==> flow/design.v (excerpt) <==
module ALU_TOP #(parameter wid =16,parameter MB=32)   
  (
   input  wire [wid-1:0] A,
   input  wire [wid-1:0] B,
   input  wire [3:0]     alu_fun,
   input  wire           clk,
   input  wire           rest,
   output wire  [wid-1:0]  ari_out,   
   output wire            carry_out,
   output wire            ari_flag,
   output wire  [wid-1:0] log_out,
   output wire            log_flag,
   output wire  [wid-1:0] cmp_out,
   output wire            cmp_flag,
   output wire  [wid-1:0] shift_out,
   output wire            shift_flag
   );
==> flow/config.mk <==
export PLATFORM = sky130hd
export DESIGN_NAME = ALU_TOP
export DESIGN_NICKNAME = ALU_TOP
export VERILOG_FILES = /design/flow/design.v
export SDC_FILE = /design/flow/constraint.sdc
export NUM_CORES = 4
export LEC_CHECK = 0
export ABC_AREA = 1
export CAP_MARGIN = 20
export CELL_PAD_IN_SITES_GLOBAL_PLACEMENT = 2
export CORE_ASPECT_RATIO = 1.12
export CORE_MARGIN = 2
export CORE_UTILIZATION = 63
export CTS_CLUSTER_DIAMETER = 196
export CTS_CLUSTER_SIZE = 68
export MAX_ROUTING_LAYER = met4
export PLACE_DENSITY = 0.5
export SETUP_SLACK_MARGIN = -0.4
export SLEW_MARGIN = 20
export TNS_END_PERCENT = 65
==> flow/constraint.sdc <==
create_clock -name core_clock -period 29.5 [get_ports {clk}]
set_input_delay 5.9000 -clock core_clock [delete_from_list [all_inputs] [get_ports {clk}]]
set_output_delay 5.9000 -clock core_clock [all_outputs]
set_load 0.01 [all_outputs]
run.sh (not shown) runs the stock make flow with config.mk's settings and CLKGATE_MAP_FILE=.
The baseline never finished: it broke off in 3_1_place_gp_skip_io.
Then changed:
- ABC_AREA: 1 -> default
- CELL_PAD_IN_SITES_GLOBAL_PLACEMENT: 2 -> default
- CORE_ASPECT_RATIO: 1.12 -> default
- CORE_UTILIZATION: 63 -> 40
- CTS_CLUSTER_DIAMETER: 196 -> default
- CTS_CLUSTER_SIZE: 68 -> default
- MAX_ROUTING_LAYER: met4 -> default
- PLACE_DENSITY: 0.5 -> default
- SETUP_SLACK_MARGIN: -0.4 -> default
- TNS_END_PERCENT: 65 -> default
- clock period: 29.5 -> 34.2 ns (I/O delays scaled with it)
The changed run finished clean.
Synthesized cell count falls by 17%.
Area after synthesis falls by 2.8%.
Die area rises by 52%.
Then changed:
- CORE_UTILIZATION: 40 -> 72
- SETUP_SLACK_MARGIN: default -> -0.67
- clock period: 34.2 -> 8.61 ns (I/O delays scaled with it)
Result: The changed run did not get past 3_5_place_dp. Area after synthesis stays the same. Die size drops by 44%. Synthesized cell count does not change.


ALU_TOP again, from the RTL that the note above started with.
Settings: LEC_CHECK=0, CAP_MARGIN=20, CELL_PAD_IN_SITES_GLOBAL_PLACEMENT=3, CORE_MARGIN=2, CORE_UTILIZATION=40, CTS_CLUSTER_DIAMETER=397, CTS_CLUSTER_SIZE=42, SLEW_MARGIN=20; clock period 35.0 ns.
Edit:
CELL_PAD_IN_SITES_GLOBAL_PLACEMENT = unset   (was 3)
CTS_CLUSTER_DIAMETER = unset   (was 397)
CTS_CLUSTER_SIZE = unset   (was 42)
HOLD_SLACK_MARGIN = 0.03   (was unset)
SETUP_SLACK_MARGIN = 5.0   (was unset)
What happened:
- The new run passed the timing, design-rule and antenna checks
- sequential power stays flat
- combinational power went up by 9.2%
- setup slack gains 2700 ps
- routed wire length went up by about 4%
- final cell count went up by 6.3%
- final area went up by 14%
- synthesized area does not change
- synthesized cell count stays the same
Edit:
CORE_UTILIZATION = 61   (was 40)
HOLD_SLACK_MARGIN = unset   (was 0.03)
TNS_END_PERCENT = 5   (was unset)
Worst setup slack gets worse by 420 ps.
Cell area is lower by a few percent.
Total power went down slightly.
Wire length went down by a few percent.
Edit:
CAP_MARGIN = 0   (was 20)
CORE_ASPECT_RATIO = 1.67   (was unset)
CORE_MARGIN = 3   (was 2)
CORE_UTILIZATION = 40   (was 61)
CTS_CLUSTER_DIAMETER = 330   (was unset)
CTS_CLUSTER_SIZE = 58   (was unset)
GPL_ROUTABILITY_DRIVEN = 0   (was unset)
MAX_ROUTING_LAYER = met4   (was unset)
PLACE_DENSITY_LB_ADDON = 0.23   (was unset)
SLEW_MARGIN = 40   (was 20)
TNS_END_PERCENT = 45   (was 5)
Design area came out higher by 5.3%; sequential cell count does not change; cell count came out higher by 7.0%; global-route usage came out lower by 13 points; critical path depth came out lower by 3; worst hold slack degrades by 23 ps; worst setup slack improves by 160 ps.


## old
The RTL this note starts from:
==> flow/design.v <==
module ari_unit #(parameter width =16,parameter MSB=32)  
(      input      [width-1:0] A,
       input      [width-1:0] B,
       input                  clk,
       input                  rest,
       input      [1:0]       alu_fun,
       input                  ari_EN,
       output reg [width-1:0] ari_out,  
       output reg             carry_out,
       output reg             ari_flag
       );
       reg  [width-1:0] ari_out_reg;  
 always @(posedge clk or negedge rest)  
       begin 
         if(!rest)
        ari_out <='b0;
      else
          ari_out <=ari_out_reg;
       end  
 always @(*)
      begin 
        carry_out=1'b0;
        ari_flag=1'b0;
        ari_out_reg='b0;
        if(ari_EN)
          begin
          case(alu_fun)    
          2'b00: begin
                 { carry_out,ari_out_reg}=A+B;
                  ari_flag=1'b1;
                  end 
          2'b01:begin
                {carry_out,ari_out_reg}=A-B;                  
                 ari_flag=1'b1;
                end                               
          2'b10:begin
                ari_out_reg=A*B;
                ari_flag=1'b1;
                end                                 
          2'b11:begin
                if(B=='b0)
                  ari_out_reg={width{1'b1}};  
                else
                  ari_out_reg=A/B;
                ari_flag=1'b1;
               end                   
          default: ari_out_reg='b0; 
          endcase
        end  
        else
            begin
            ari_out_reg='b0;
            end   
      end
  endmodule   
module cmp_unit #(parameter width =16)  
(      input      [width-1:0] A,
       input      [width-1:0] B,
       input                  clk,
       input                  rest,
       input      [1:0]       alu_fun,
       input                  cmp_EN,
       output reg [width-1:0] cmp_out,
       output reg             cmp_flag
       );
       reg [width-1:0]  cmp_out_reg; 
 always @(posedge clk or negedge rest)   
       begin 
         if(!rest)
        cmp_out <='b0;
      else
          cmp_out <=cmp_out_reg;
       end  
 always @(*)
      begin 
        cmp_flag=1'b0;
        cmp_out_reg=1'b0;
        if(cmp_EN)
          begin
              case(alu_fun)    
              2'b00: begin
                        cmp_out_reg='b0;
                        cmp_flag=1'b1;
                     end                                       
              2'b01:begin
                     if(A==B)
                       begin
                        cmp_out_reg='b1;
                        cmp_flag=1'b1;
                       end 
                      else
                        begin
                        cmp_out_reg='b0;
                        end
                    end
              2'b10:begin
                     if(A>B)
                       begin
                        cmp_out_reg='b10;
                        cmp_flag=1'b1;
                       end 
                      else
                        begin
                        cmp_out_reg='b0;
                        end
                    end
              2'b11:begin
                     if(A<B)
                       begin
                        cmp_out_reg='b11;
                        cmp_flag=1'b1;
                       end 
                      else
                        begin
                        cmp_out_reg='b0;
                        end
                    end
              default: cmp_out_reg='b0; 
              endcase
       end        
       else
          begin
          cmp_out_reg='b0;
          end 
      end
  endmodule   
module log_unit #(parameter width =16)  
(      input      [width-1:0] A,
       input      [width-1:0] B,
       input                  clk,
       input                  rest,
       input      [1:0]       alu_fun,
       input                  log_EN,
       output reg [width-1:0] log_out,
       output reg             log_flag
       );
       reg  [width-1:0] log_out_reg; 
 always @(posedge clk or negedge rest)   
       begin 
         if(!rest)
        log_out <=1'b0;
      else
          log_out <=log_out_reg;
       end  
 always @(*)
      begin 
        log_flag=1'b0;
        log_out_reg='b0;
        if(log_EN)
        begin  
             case(alu_fun)    
             2'b00: begin                    
                        log_out_reg=A&B;
                        log_flag=1'b1;
                    end                                     
            2'b01:begin     
                        log_out_reg=A|B;
                        log_flag=1'b1;
                   end     
            2'b10:begin                  
                        log_out_reg=~(A&B);
                        log_flag=1'b1;
                  end                    
           2'b11:begin           
                        log_out_reg=~(A|B);
                        log_flag=1'b1;
                 end                  
           default: log_out_reg='b0; 
          endcase  
        end
        else
            begin
            log_out_reg='b0;
            end
      end      
  endmodule   
module shift_unit #(parameter width =16)  
(      input      [width-1:0] A,
       input      [width-1:0] B,
       input                  clk,
       input                  rest,
       input      [1:0]       alu_fun,
       input                  shift_EN,
       output reg [(width*2)-1:0] shift_out,
       output reg             shift_flag
       );
       reg  [(width*2)-1:0]  shift_out_reg; 
 always @(posedge clk or negedge rest)   
       begin 
         if(!rest)
        shift_out <='b0;
      else
          shift_out <=shift_out_reg;
       end  
 always @(*)
      begin 
        shift_flag=1'b0;
        shift_out_reg='b0;
        if(shift_EN)
          begin
          case(alu_fun)    
              2'b00:begin              
                        shift_out_reg=A>>1;
                        shift_flag=1'b1;
                    end                                   
              2'b01:begin
                        shift_out_reg=A<<1;
                        shift_flag=1'b1;
                    end                 
              2'b10:begin
                        shift_out_reg=B>>1;
                        shift_flag=1'b1;
                    end 
              2'b11:begin   
                        shift_out_reg=B<<1;
                        shift_flag=1'b1;
                    end 
             default: shift_out_reg='b0; 
             endcase  
          end
          else
             begin
             shift_out_reg='b0;
             end
      end       
  endmodule   
module dec_unit   
(     
       input           [1:0]     alu_fun,
       output    reg             ari_EN,
       output    reg             log_EN,
       output    reg             cmp_EN,
       output    reg             shift_EN
       );
 always @(*)  
       begin 
       ari_EN=1'b0;
       log_EN=1'b0;
       cmp_EN=1'b0;
       shift_EN=1'b0;
       casex(alu_fun)
         2'b00:ari_EN=1'b1;
         2'b11:shift_EN=1'b1;
         2'b10:cmp_EN=1'b1;
         2'b01:log_EN=1'b1;
         default: begin
                   ari_EN=1'b0;
                   log_EN=1'b0;
                   cmp_EN=1'b0;
                   shift_EN=1'b0;
                  end
       endcase           
       end         
endmodule 
module ALU_TOP #(parameter wid =16,parameter MB=32)   
  (
   input  wire [wid-1:0] A,
   input  wire [wid-1:0] B,
   input  wire [3:0]     alu_fun,
   input  wire           clk,
   input  wire           rest,
   output wire  [wid-1:0]  ari_out,   
   output wire            carry_out,
   output wire            ari_flag,
   output wire  [wid-1:0] log_out,
   output wire            log_flag,
   output wire  [wid-1:0] cmp_out,
   output wire            cmp_flag,
   output wire  [wid-1:0] shift_out,
   output wire            shift_flag
   ); 
  wire  AR_EN,LO_EN,CM_EN,SH_EN; 
  wire [1:0]  ms,ls;
  assign ms=alu_fun[1:0];
  assign ls=alu_fun[3:2];
  ari_unit U_arithmatic (
  .A(A),
  .B(B),
  .clk(clk),
  .rest(rest),
  .alu_fun(ms),
  .ari_EN(AR_EN),
  .ari_out(ari_out),
  .carry_out(carry_out),
  .ari_flag(ari_flag)
  );
  cmp_unit U_compare (
  .A(A),
  .B(B),
  .clk(clk),
  .rest(rest),
  .alu_fun(ms),
  .cmp_EN(CM_EN),
  .cmp_out(cmp_out),
  .cmp_flag(cmp_flag)
  );
  log_unit U_logic (
  .A(A),
  .B(B),
  .clk(clk),
  .rest(rest),
  .alu_fun(ms),
  .log_EN(LO_EN),
  .log_out(log_out),
  .log_flag(log_flag)
  );
  shift_unit U_shift (
  .A(A),
  .B(B),
  .clk(clk),
  .rest(rest),
  .alu_fun(ms),
  .shift_EN(SH_EN),
  .shift_out(shift_out),
  .shift_flag(shift_flag)
  );
  dec_unit U_decoder (
  .alu_fun(ls),
  .cmp_EN(CM_EN),
  .ari_EN(AR_EN),
  .shift_EN(SH_EN),
  .log_EN(LO_EN)
  );
endmodule 
export LEC_CHECK = 0
export CAP_MARGIN = 20
export CORE_MARGIN = 2
export CORE_UTILIZATION = 71
export CTS_CLUSTER_DIAMETER = 400
export CTS_CLUSTER_SIZE = 100
export PLACE_DENSITY = 0.39
export SLEW_MARGIN = 20
create_clock -name core_clock -period 15.4 [get_ports {clk}]
old did not make it past clock tree synthesis, where a tool error ended it.
diff inputs: old => new
- a deleted CTS_CLUSTER_SIZE that had been 100
- a deleted CTS_CLUSTER_DIAMETER that had been 400
- an added ABC_AREA of 1
- an added TNS_END_PERCENT of 10
- a change of CORE_UTILIZATION from 71 to 56
- a deleted PLACE_DENSITY that had been 0.39
- a change of the clock period (ns, I/O delays scaled along) from 15.4 to 19.1
- The layout from new, despite a flow that completed every stage, fails the layout checks, with the failing checks listed as setup timing.
- Post-synthesis instance area delta (new − old): unfavourable
- Relative to old, setup slack after placement increased by 3740 ps in new.
- Measured against each other, old and new differ in adder and majority cell fraction of the synthesized area, the higher figure coming from old.
- Going from old to new, yosys-reported design area after synthesis grows by 2.9%.
Power and IR drop assume default switching activity.
